==> job 1543: inputs <==
==> flow/design.v (excerpt) <==
module CentralProcessingUnit (
  input clock,
  input reset,
  input handInterruptSignalIn,
  input [15:0] IF_memory_read,
  output [15:0] IF_address,
  input [15:0] MEM_memory_read,
  output [1:0] MEM_memory_control,
  output [15:0] MEM_memory_address,
  output [15:0] MEM_target_value,
  output [175:0] register_value
);
==> flow/config.mk <==
export PLATFORM = sky130hd
export DESIGN_NAME = CentralProcessingUnit
export DESIGN_NICKNAME = CentralProcessingUnit
export VERILOG_FILES = /design/flow/design.v
export SDC_FILE = /design/flow/constraint.sdc
export NUM_CORES = 4
export LEC_CHECK = 0
export CAP_MARGIN = 20
export CELL_PAD_IN_SITES_GLOBAL_PLACEMENT = 2
export CORE_MARGIN = 2
export CORE_UTILIZATION = 26
export CTS_CLUSTER_DIAMETER = 44
export CTS_CLUSTER_SIZE = 27
export GPL_TIMING_DRIVEN = 1
export MAX_ROUTING_LAYER = met4
export PLACE_DENSITY_LB_ADDON = 0.1
export SETUP_SLACK_MARGIN = 1.32
export SLEW_MARGIN = 20
export TNS_END_PERCENT = 30
==> flow/constraint.sdc <==
create_clock -name core_clock -period 9.42 [get_ports {clock}]
set_input_delay 1.8840 -clock core_clock [delete_from_list [all_inputs] [get_ports {clock}]]
set_output_delay 1.8840 -clock core_clock [all_outputs]
set_load 0.01 [all_outputs]
run.sh (not shown) runs the stock make flow with config.mk's settings and CLKGATE_MAP_FILE=.
==> job 2286: changes against job 1543 <==
- CELL_PAD_IN_SITES_GLOBAL_PLACEMENT: 2 -> not set
- CORE_UTILIZATION: 26 -> 40
- CTS_CLUSTER_DIAMETER: 44 -> 90
- CTS_CLUSTER_SIZE: 27 -> not set
- GPL_TIMING_DRIVEN: 1 -> not set
- MAX_ROUTING_LAYER: met4 -> not set
- PLACE_DENSITY: not set -> 0.6
- PLACE_DENSITY_LB_ADDON: 0.1 -> not set
- SETUP_SLACK_MARGIN: 1.32 -> 3.02
- TNS_END_PERCENT: 30 -> not set
==> flow/constraint.sdc (replaced) <==
create_clock -name core_clock -period 11.0 [get_ports {clock}]
set_input_delay 2.2000 -clock core_clock [delete_from_list [all_inputs] [get_ports {clock}]]
set_output_delay 2.2000 -clock core_clock [all_outputs]
set_load 0.01 [all_outputs]
==> job 1465: changes against job 1543 <==
- ABC_AREA: not set -> 1
- CAP_MARGIN: 20 -> 5
- CELL_PAD_IN_SITES_DETAIL_PLACEMENT: not set -> 2
- CELL_PAD_IN_SITES_GLOBAL_PLACEMENT: 2 -> 1
- CORE_MARGIN: 2 -> 7
- CORE_UTILIZATION: 26 -> 58
- CTS_CLUSTER_DIAMETER: 44 -> not set
- CTS_CLUSTER_SIZE: 27 -> 61
- GPL_ROUTABILITY_DRIVEN: not set -> 0
- GPL_TIMING_DRIVEN: 1 -> not set
- HOLD_SLACK_MARGIN: not set -> -0.02
- MAX_ROUTING_LAYER: met4 -> not set
- MIN_ROUTING_LAYER: not set -> met2
- PLACE_DENSITY: not set -> 0.94
- PLACE_DENSITY_LB_ADDON: 0.1 -> not set
- SETUP_SLACK_MARGIN: 1.32 -> not set
- TNS_END_PERCENT: 30 -> 25
==> flow/constraint.sdc (replaced) <==
create_clock -name core_clock -period 11.0 [get_ports {clock}]
set_input_delay 2.2000 -clock core_clock [delete_from_list [all_inputs] [get_ports {clock}]]
set_output_delay 2.2000 -clock core_clock [all_outputs]
set_load 0.01 [all_outputs]
==> qor summary <==
Die W: job 2286 292.8 um; job 1465 262.0 um; job 1543 362.2 um
Number of tap instances: job 2286 1070; job 1465 -; job 1543 1662
Share of synthesized cell area in full adder, half adder and majority cells: job 2286 5.064%; job 1465 4.737%; job 1543 5.064%
Area share of and/or/nand/nor cells after synthesis: job 2286 14.17%; job 1465 21.69%; job 1543 14.17%
Std cell rows: job 2286 105; job 1465 90; job 1543 131
Final standard cell utilization of the core: job 2286 57.02%; job 1465 -; job 1543 34.56%
Vertical die size: job 2286 292.8 um; job 1465 262.0 um; job 1543 362.2 um
Total power of the final layout: job 2286 10.83 mW; job 1465 -; job 1543 13.03 mW
Clk network pwr share: job 2286 20.8%; job 1465 -; job 1543 30.6%
Busiest metal layer after global routing: job 2286 met2; job 1465 -; job 1543 met2
Met2 Track Usage GR: job 2286 47.52%; job 1465 -; job 1543 36.32%
Final TNS setup: job 2286 0 ns; job 1465 -; job 1543 0 ns
Multi-input logic cell count: job 2286 2493; job 1465 -; job 1543 2484
Run status: job 2286 complete, no violations; job 1465 stopped before the end; job 1543 complete, no violations
Last stage reached: job 2286 -; job 1465 detailed placement (3_5_place_dp); job 1543 -

* * *

==> inputs of cedar <==
CentralProcessingUnit again, from the RTL that the note above started with.
export LEC_CHECK = 0
export CAP_MARGIN = 20
export CORE_ASPECT_RATIO = 0.76
export CORE_MARGIN = 2
export CORE_UTILIZATION = 40
export CTS_CLUSTER_DIAMETER = 82
export CTS_CLUSTER_SIZE = 21
export PLACE_DENSITY = 0.6
export SETUP_SLACK_MARGIN = 3.02
export SLEW_MARGIN = 20
export TNS_END_PERCENT = 15
create_clock -name core_clock -period 11.0 [get_ports {clock}]
==> violet (differences from cedar) <==
==> flow/config.mk (replaced) <==
export PLATFORM = sky130hd
export DESIGN_NAME = CentralProcessingUnit
export DESIGN_NICKNAME = CentralProcessingUnit
export VERILOG_FILES = /design/flow/design.v
export SDC_FILE = /design/flow/constraint.sdc
export NUM_CORES = 4
export LEC_CHECK = 0
export ABC_AREA = 1
export CAP_MARGIN = 5
export CELL_PAD_IN_SITES_DETAIL_PLACEMENT = 2
export CELL_PAD_IN_SITES_GLOBAL_PLACEMENT = 1
export CORE_ASPECT_RATIO = 0.7
export CORE_MARGIN = 10
export CORE_UTILIZATION = 58
export CTS_CLUSTER_DIAMETER = 372
export CTS_CLUSTER_SIZE = 61
export GPL_ROUTABILITY_DRIVEN = 1
export HOLD_SLACK_MARGIN = -0.02
export MIN_ROUTING_LAYER = met1
export PLACE_DENSITY_LB_ADDON = 0.08
export SLEW_MARGIN = 15
export TNS_END_PERCENT = 10
==> nickel (differences from cedar) <==
==> flow/config.mk (replaced) <==
export PLATFORM = sky130hd
export DESIGN_NAME = CentralProcessingUnit
export DESIGN_NICKNAME = CentralProcessingUnit
export VERILOG_FILES = /design/flow/design.v
export SDC_FILE = /design/flow/constraint.sdc
export NUM_CORES = 4
export LEC_CHECK = 0
export CAP_MARGIN = 20
export CELL_PAD_IN_SITES_GLOBAL_PLACEMENT = 0
export CORE_ASPECT_RATIO = 1.04
export CORE_MARGIN = 2
export CORE_UTILIZATION = 67
export CTS_CLUSTER_DIAMETER = 44
export CTS_CLUSTER_SIZE = 89
export GPL_TIMING_DRIVEN = 1
export MAX_ROUTING_LAYER = met4
export PLACE_DENSITY_LB_ADDON = 0.1
export SLEW_MARGIN = 20
export TNS_END_PERCENT = 30
==> flow/constraint.sdc (replaced) <==
create_clock -name core_clock -period 13.2 [get_ports {clock}]
set_input_delay 2.6400 -clock core_clock [delete_from_list [all_inputs] [get_ports {clock}]]
set_output_delay 2.6400 -clock core_clock [all_outputs]
set_load 0.01 [all_outputs]
==> raven (differences from cedar) <==
==> flow/config.mk (replaced) <==
export PLATFORM = sky130hd
export DESIGN_NAME = CentralProcessingUnit
export DESIGN_NICKNAME = CentralProcessingUnit
export VERILOG_FILES = /design/flow/design.v
export SDC_FILE = /design/flow/constraint.sdc
export NUM_CORES = 4
export LEC_CHECK = 0
export CAP_MARGIN = 20
export CELL_PAD_IN_SITES_GLOBAL_PLACEMENT = 0
export CORE_MARGIN = 2
export CORE_UTILIZATION = 58
export CTS_CLUSTER_DIAMETER = 44
export CTS_CLUSTER_SIZE = 27
export GPL_TIMING_DRIVEN = 1
export MAX_ROUTING_LAYER = met4
export PLACE_DENSITY_LB_ADDON = 0.1
export SLEW_MARGIN = 20
export TNS_END_PERCENT = 30
==> flow/constraint.sdc (replaced) <==
create_clock -name core_clock -period 7.79 [get_ports {clock}]
set_input_delay 1.5580 -clock core_clock [delete_from_list [all_inputs] [get_ports {clock}]]
set_output_delay 1.5580 -clock core_clock [all_outputs]
set_load 0.01 [all_outputs]
==> qor summary <==
| metric | nickel | cedar | raven | violet |
|---|---|---|---|---|
| Result of the run | no timing/DRC/antenna violations | no timing/DRC/antenna violations | complete, but fails checks | did not finish |
| Failing step | - | - | - | 3_5_place_dp |
| Reasons for failing layout checks | - | - | negative setup slack | - |
| Worst-case reg-to-reg path depth | 15 | 16 | 17 | - |
| Leading cell type by number of instances after synthesis | sky130_fd_sc_hd__dfrtn_1 | sky130_fd_sc_hd__dfrtn_1 | sky130_fd_sc_hd__dfrtn_1 | sky130_fd_sc_hd__nand2_1 |
| Number of clock buffers inserted by TritonCTS | 55 | 37 | 68 | - |
| Top power group | combinational cells | combinational cells | combinational cells | - |
| Pint | 0.004397 W | 0.005196 W | 0.008229 W | - |
| Tightest Hold Check Type | reg -> reg | reg -> reg | reg -> reg | - |
| Critical path capture point type | flop | flop | flop | - |
| Adder share | 5.064% | 5.064% | 5.064% | 4.737% |
| Violation count after the first detailed-routing iteration | 5793 | 4073 | 5011 | - |
| Die Area | 51590 um2 | 85740 um2 | 59450 um2 | 71960 um2 |
| Overall Power | 0.007708 W | 0.008887 W | 0.01399 W | - |
| Initial antenna violation count | 9 | 4 | 3 | - |
| Power in sequential cells | 0.00282 W | 0.00326 W | 0.00468 W | - |
| Kind of critical path | in -> reg | in -> reg | reg -> reg | - |
| Clock tree buffer depth | 3 | 3 | 3 | - |
| Register share after synthesis | 41.19% | 41.19% | 41.19% | 38.53% |

* * *

==> run Y <==
CentralProcessingUnit again, from the RTL that the note above started with.
==> flow/design.v (excerpt) <==
module CentralProcessingUnit (
  input clock,
  input reset,
  input handInterruptSignalIn,
  input [15:0] IF_memory_read,
  output [15:0] IF_address,
  input [15:0] MEM_memory_read,
  output [1:0] MEM_memory_control,
  output [15:0] MEM_memory_address,
  output [15:0] MEM_target_value,
  output [175:0] register_value
);
wire [15:0] programCounter_0;   
wire [15:0] programCounter_1;   
wire [15:0] programCounter_2;   
wire [15:0] programCounter_3;   
wire [15:0] programCounter_4;   
wire [15:0] programCounter_5;   
wire [15:0] instruction_1_origin;
wire [15:0] instruction_1_selected;
wire [15:0] instruction_2;
wire [15:0] instruction_3;
wire [15:0] instruction_4;
wire [3:0] firstRegisterAddress;
wire [15:0] firstRegisterValueOrigin;
wire [15:0] firstRegisterValueMiddle;
wire [15:0] firstRegisterValueFinal;
wire [3:0] secondRegisterAddress;
wire [15:0] secondRegisterValueOrigin;
wire [15:0] secondRegisterValueMiddle;
wire [15:0] secondRegisterValueFinal;
wire [3:0] targetRegisterAddress_2;
wire [3:0] targetRegisterAddress_3;
wire [3:0] targetRegisterAddress_4;
wire [15:0] targetValue_3;
wire [15:0] targetValue_4;
wire t;
wire [2:0] jumpControl;
wire [1:0] memoryControl;
wire [15:0] dataMemoryAddress;
wire [15:0] dataFetched;
  ...
export LEC_CHECK = 0
export CAP_MARGIN = 20
export CELL_PAD_IN_SITES_GLOBAL_PLACEMENT = 3
export CORE_ASPECT_RATIO = 0.55
export CORE_MARGIN = 5
export CORE_UTILIZATION = 53
export CTS_CLUSTER_DIAMETER = 109
export MAX_ROUTING_LAYER = met4
export PLACE_DENSITY_LB_ADDON = 0.22
export SLEW_MARGIN = 20
export TNS_END_PERCENT = 10
create_clock -name core_clock -period 8.1 [get_ports {clock}]
==> inputs of run C, as changes to run Y <==
CAP_MARGIN = 5   (was 20)
CELL_PAD_IN_SITES_GLOBAL_PLACEMENT = not set   (was 3)
CORE_ASPECT_RATIO = not set   (was 0.55)
CORE_MARGIN = 2   (was 5)
CORE_UTILIZATION = 70   (was 53)
CTS_CLUSTER_DIAMETER = not set   (was 109)
CTS_CLUSTER_SIZE = 42   (was not set)
PLACE_DENSITY = 0.6   (was not set)
PLACE_DENSITY_LB_ADDON = not set   (was 0.22)
TNS_END_PERCENT = not set   (was 10)
==> flow/constraint.sdc (replaced) <==
create_clock -name core_clock -period 6.18 [get_ports {clock}]
set_input_delay 1.2360 -clock core_clock [delete_from_list [all_inputs] [get_ports {clock}]]
set_output_delay 1.2360 -clock core_clock [all_outputs]
set_load 0.01 [all_outputs]
==> comparison <==
- Run C died in global routing (5_1_grt). Run Y died in global placement without I/O (3_1_place_gp_skip_io).
- In area after synthesis, run Y and run C do not differ.
- In run Y the die area is higher than in run C, by about 40%.
- Synthesized cell count is the same in run C and run Y.
Power and IR drop assume default switching activity.
